// RSA_TOP
module RSA_TOP (
    clk, rst_n, in_valid,
    in_p, in_q, in_e, in_c,
    out_valid, out_m
);
input clk, rst_n, in_valid;
input [3:0] in_p, in_q;
input [7:0] in_e, in_c;
output reg out_valid;
output reg [7:0] out_m;
parameter WIDTH = 4 ;
parameter ST_IN = 0 ;
parameter ST_OUT = 1 ;  
reg current_state  ;
reg next_state  ;
reg  [WIDTH*2-1:0] c_text , c_wait_1 ;
reg  [WIDTH-1  :0] get_p, get_q ;
reg  [WIDTH*2-1:0] get_e ;
reg  [WIDTH*2-1:0] decrypted_text  ;
reg  [WIDTH*2-1:0] decrypted_text_wait_1  ;
wire [WIDTH*2-1:0] OUT_D, OUT_N ;
reg  [WIDTH*2-1:0] private_D , private_N ;
reg  [2:0] count_number ;
reg  [2:0] count_out ; 
integer i  ;
reg count_1 ;
always@(posedge clk, negedge rst_n)
begin
	if(!rst_n)
		begin
			count_1 <= 'd0 ;
		end
	else if (current_state == ST_IN)
		begin
			if (in_valid) begin
				if(count_1 !=1) 
					count_1 <= count_1 + 'd1 ;
			end
		end
	else
		count_1 <= 'd0 ;
end	
reg [2:0] count_8 ;
always@(posedge clk, negedge rst_n)
begin
	if(!rst_n)
		begin
			count_8 <= 'd0 ;
		end
	else if (current_state == ST_IN)
		begin
			if (in_valid) begin
				count_8 <= count_8 + 'd1 ;
			end
		end
	else if (current_state == ST_OUT)
		begin
			count_8 <= count_8 + 'd1 ;
		end
	else
		count_8 <= 'd0 ;
end
always@(posedge clk, negedge rst_n)
begin
	if(!rst_n)
		begin
			get_e <='d0;
			get_p <='d0;
			get_q <='d0;
		end
	else 
		begin
			if (count_1 == 0)
				begin
					get_e <= in_e ;
					get_p <= in_p ;
					get_q <= in_q ;
				end
		end	
end
always@(posedge clk, negedge rst_n)
begin
	if(!rst_n)
		begin
				c_text <= 'd0;
		end
	else if (current_state == ST_IN)
		begin
			if(in_valid ) 
				c_text <= in_c;
		end
end
always@ (posedge clk , negedge rst_n )begin
	if (!rst_n )begin
		c_wait_1 <= 'd0 ;
	end else begin
		c_wait_1 <= c_text ;
	end
end
always@(posedge clk, negedge rst_n)
begin
	if(!rst_n)begin
			private_D <= 'd0;
			private_N <= 'd0;
	end
	else if (current_state == ST_IN)begin
			if (count_1 == 1)begin
				private_D <= OUT_D;
				private_N <= OUT_N;
			end
	end
end
RSA_IP #(.WIDTH(WIDTH)) U0 ( .IN_P(get_p) , .IN_Q(get_q) , .IN_E(get_e) , .OUT_N (OUT_N) , .OUT_D (OUT_D) )  ; 
wire [WIDTH*2-1:0] a0 , a1  ;
wire [WIDTH*4-1:0] a0_square ;
assign a0 = c_wait_1 % private_N ;	 
assign a0_square = a0*a0 ;  
assign a1 = (a0_square)  % private_N ;	 
  ...
For scale: roughly 180 flip-flops, about 36 I/O pins, roughly 0.11 mm^2 of cells after synthesis.
make LEC_CHECK=0 ABC_AREA=1 CAP_MARGIN=20 CORE_MARGIN=2 CORE_UTILIZATION=65 CTS_CLUSTER_DIAMETER=340 CTS_CLUSTER_SIZE=95 SLEW_MARGIN=20 finish   # period 36.9 ns
run.sh (not shown) runs the stock make flow with config.mk's settings and CLKGATE_MAP_FILE=.
The starting point aborted during global routing (5_1_grt) with GRT-0116.
Edit:
==> flow/config.mk (replaced) <==
export PLATFORM = sky130hd
export DESIGN_NAME = RSA_TOP
export DESIGN_NICKNAME = RSA_TOP
export VERILOG_FILES = /design/flow/design.v
export SDC_FILE = /design/flow/constraint.sdc
export NUM_CORES = 4
export LEC_CHECK = 0
export CAP_MARGIN = 20
export CORE_MARGIN = 2
export CORE_UTILIZATION = 40
export SLEW_MARGIN = 20
==> flow/constraint.sdc (replaced) <==
create_clock -name core_clock -period 85.7 [get_ports {clk}]
set_input_delay 17.1400 -clock core_clock [delete_from_list [all_inputs] [get_ports {clk}]]
set_output_delay 17.1400 -clock core_clock [all_outputs]
set_load 0.01 [all_outputs]
Effect:
- Now the flow completed with no timing, DRC or antenna violations
- area after synthesis increases by about 1%
- synthesized cell count decreases by 12%
- die area increases by about 60%
Edit:
--- a/flow/config.mk
+++ b/flow/config.mk
@@ -8,4 +8,5 @@
 export CAP_MARGIN = 20
 export CORE_MARGIN = 2
-export CORE_UTILIZATION = 40
+export CORE_UTILIZATION = 72
+export SETUP_SLACK_MARGIN = 2.16
 export SLEW_MARGIN = 20
==> flow/constraint.sdc (replaced) <==
create_clock -name core_clock -period 14.4 [get_ports {clk}]
set_input_delay 2.8800 -clock core_clock [delete_from_list [all_inputs] [get_ports {clk}]]
set_output_delay 2.8800 -clock core_clock [all_outputs]
set_load 0.01 [all_outputs]
The new run stopped in detailed placement (3_5_place_dp) with DPL-0033.
Synthesized cell count is unchanged.
Synthesized area is unchanged.
Die size drops by well over a third.
Edit:
--- a/flow/config.mk
+++ b/flow/config.mk
@@ -8,5 +8,4 @@
 export CAP_MARGIN = 20
 export CORE_MARGIN = 2
-export CORE_UTILIZATION = 72
-export SETUP_SLACK_MARGIN = 2.16
+export CORE_UTILIZATION = 55
 export SLEW_MARGIN = 20
==> flow/constraint.sdc (replaced) <==
create_clock -name core_clock -period 85.7 [get_ports {clk}]
set_input_delay 17.1400 -clock core_clock [delete_from_list [all_inputs] [get_ports {clk}]]
set_output_delay 17.1400 -clock core_clock [all_outputs]
set_load 0.01 [all_outputs]
This time the run produced a clean layout. Die size came out higher by 31%. Area after synthesis stays the same. Synthesized cell count is unchanged.
Edit:
--- a/flow/config.mk
+++ b/flow/config.mk
@@ -6,6 +6,7 @@
 export NUM_CORES = 4
 export LEC_CHECK = 0
+export ABC_AREA = 1
 export CAP_MARGIN = 20
 export CORE_MARGIN = 2
-export CORE_UTILIZATION = 55
+export CORE_UTILIZATION = 71
 export SLEW_MARGIN = 20
==> flow/constraint.sdc (replaced) <==
create_clock -name core_clock -period 61.1 [get_ports {clk}]
set_input_delay 12.2200 -clock core_clock [delete_from_list [all_inputs] [get_ports {clk}]]
set_output_delay 12.2200 -clock core_clock [all_outputs]
set_load 0.01 [all_outputs]
The new run ran to the end with violations: negative setup slack.
Non-clock buffer count rose by 869.
Routed wire length is higher by about 7%.
Die size decreases by 23%.
Critical path depth came out higher by 15.
Sequential share of layout area came out lower by 0.29 points.
Synthesized cell count came out higher by about 13%.
Worst setup slack is worse by 17 ns.
Final cell count goes up by 13%.
Sequential cell count stays the same.
Edit:
--- a/flow/config.mk
+++ b/flow/config.mk
@@ -6,7 +6,6 @@
 export NUM_CORES = 4
 export LEC_CHECK = 0
-export ABC_AREA = 1
 export CAP_MARGIN = 20
 export CORE_MARGIN = 2
-export CORE_UTILIZATION = 71
+export CORE_UTILIZATION = 68
 export SLEW_MARGIN = 20
==> flow/constraint.sdc (replaced) <==
create_clock -name core_clock -period 25.5 [get_ports {clk}]
set_input_delay 5.1000 -clock core_clock [delete_from_list [all_inputs] [get_ports {clk}]]
set_output_delay 5.1000 -clock core_clock [all_outputs]
set_load 0.01 [all_outputs]
Now the flow ended with an error in clock tree synthesis (4_1_cts).
Area after synthesis came out higher by 0.96%.
Die area came out higher by about 5.4%.
Synthesized cell count came out lower by about 12%.

* * *

Starting RTL as in the previous note.
export LEC_CHECK = 0
export CAP_MARGIN = 20
export CORE_MARGIN = 2
export CORE_UTILIZATION = 40
export SLEW_MARGIN = 20
create_clock -name core_clock -period 90.0 [get_ports {clk}]
==> next run, changes <==
- CAP_MARGIN: 20 -> 35
- CORE_MARGIN: 2 -> 5
- CORE_UTILIZATION: 40 -> 25
- CTS_CLUSTER_DIAMETER: not set -> 285
- CTS_CLUSTER_SIZE: not set -> 99
- GPL_ROUTABILITY_DRIVEN: not set -> 0
- TNS_END_PERCENT: not set -> 5
What happened:
- The new run completed without violations
- via count goes up by about 1.4%
- clock-buffer cell count goes up by 11
- final cell count goes up by about 12%
- register-to-register slack is worse by 110 ps
- hold slack is worse by 5.0 ps
- sequential share of layout area goes down by 0.10 points

* * *

RSA_TOP again, from the RTL that the note above started with.
// RSA_TOP
module RSA_TOP (
    clk, rst_n, in_valid,
    in_p, in_q, in_e, in_c,
    out_valid, out_m
);
input clk, rst_n, in_valid;
input [3:0] in_p, in_q;
input [7:0] in_e, in_c;
output reg out_valid;
output reg [7:0] out_m;
parameter WIDTH = 4 ;
parameter ST_IN = 0 ;
parameter ST_OUT = 1 ;  
reg current_state  ;
reg next_state  ;
reg  [WIDTH*2-1:0] c_text , c_wait_1 ;
reg  [WIDTH-1  :0] get_p, get_q ;
reg  [WIDTH*2-1:0] get_e ;
reg  [WIDTH*2-1:0] decrypted_text  ;
reg  [WIDTH*2-1:0] decrypted_text_wait_1  ;
wire [WIDTH*2-1:0] OUT_D, OUT_N ;
reg  [WIDTH*2-1:0] private_D , private_N ;
reg  [2:0] count_number ;
reg  [2:0] count_out ; 
integer i  ;
reg count_1 ;
always@(posedge clk, negedge rst_n)
begin
	if(!rst_n)
		begin
			count_1 <= 'd0 ;
		end
	else if (current_state == ST_IN)
		begin
			if (in_valid) begin
				if(count_1 !=1) 
					count_1 <= count_1 + 'd1 ;
			end
		end
	else
		count_1 <= 'd0 ;
end	
reg [2:0] count_8 ;
always@(posedge clk, negedge rst_n)
begin
	if(!rst_n)
		begin
			count_8 <= 'd0 ;
		end
	else if (current_state == ST_IN)
		begin
			if (in_valid) begin
				count_8 <= count_8 + 'd1 ;
			end
		end
  ...
Settings: LEC_CHECK=0, CAP_MARGIN=35, CORE_MARGIN=10, CORE_UTILIZATION=25, CTS_CLUSTER_DIAMETER=285, CTS_CLUSTER_SIZE=99, GPL_ROUTABILITY_DRIVEN=0, SLEW_MARGIN=5, TNS_END_PERCENT=5; clock period 90.0 ns.
Change:
- CAP_MARGIN: 35 -> 0
- CORE_ASPECT_RATIO: not set -> 0.5
- CORE_UTILIZATION: 25 -> 61
Effect: Worst setup slack is better by 260 ps. Via count grows slightly. Maximum frequency grows slightly. Cell area shrinks by a few percent. Routed wire length shrinks slightly. Synthesized area does not change. Worst hold slack barely changes. Sequential share of layout area grows by 0.16 points.
Change:
- CAP_MARGIN: 0 -> 20
- CORE_ASPECT_RATIO: 0.5 -> not set
- CORE_MARGIN: 10 -> 2
- CORE_UTILIZATION: 61 -> 70
- CTS_CLUSTER_DIAMETER: 285 -> not set
- CTS_CLUSTER_SIZE: 99 -> not set
- GPL_ROUTABILITY_DRIVEN: 0 -> not set
- PLACE_DENSITY: not set -> 0.65
- SLEW_MARGIN: 5 -> 20
- TNS_END_PERCENT: 5 -> not set
- clock period: 90.0 -> 72.9 ns (I/O delays scaled with it)
=> The new run produced a layout that fails on negative setup slack. Synthesized area is unchanged. Routed wire length is higher by 8.0%. Count of clock-buffer cells in the layout decreases by 10. Die area goes down by 19%. Clock skew falls by 22 ps. Setup slack is worse by 6700 ps. Register-to-register slack degrades by 6700 ps. Via count came out higher by about 7%. Core utilization increases by 14 points.
Change:
- CORE_UTILIZATION: 70 -> 10
- PLACE_DENSITY: 0.65 -> not set
- clock period: 72.9 -> 104.0 ns (I/O delays scaled with it)
After rerunning: The new run ran to the end with no violations. Routed wire length came out lower by 6.9%. Design area rose by 6.4%. Via count drops by 8.7%.
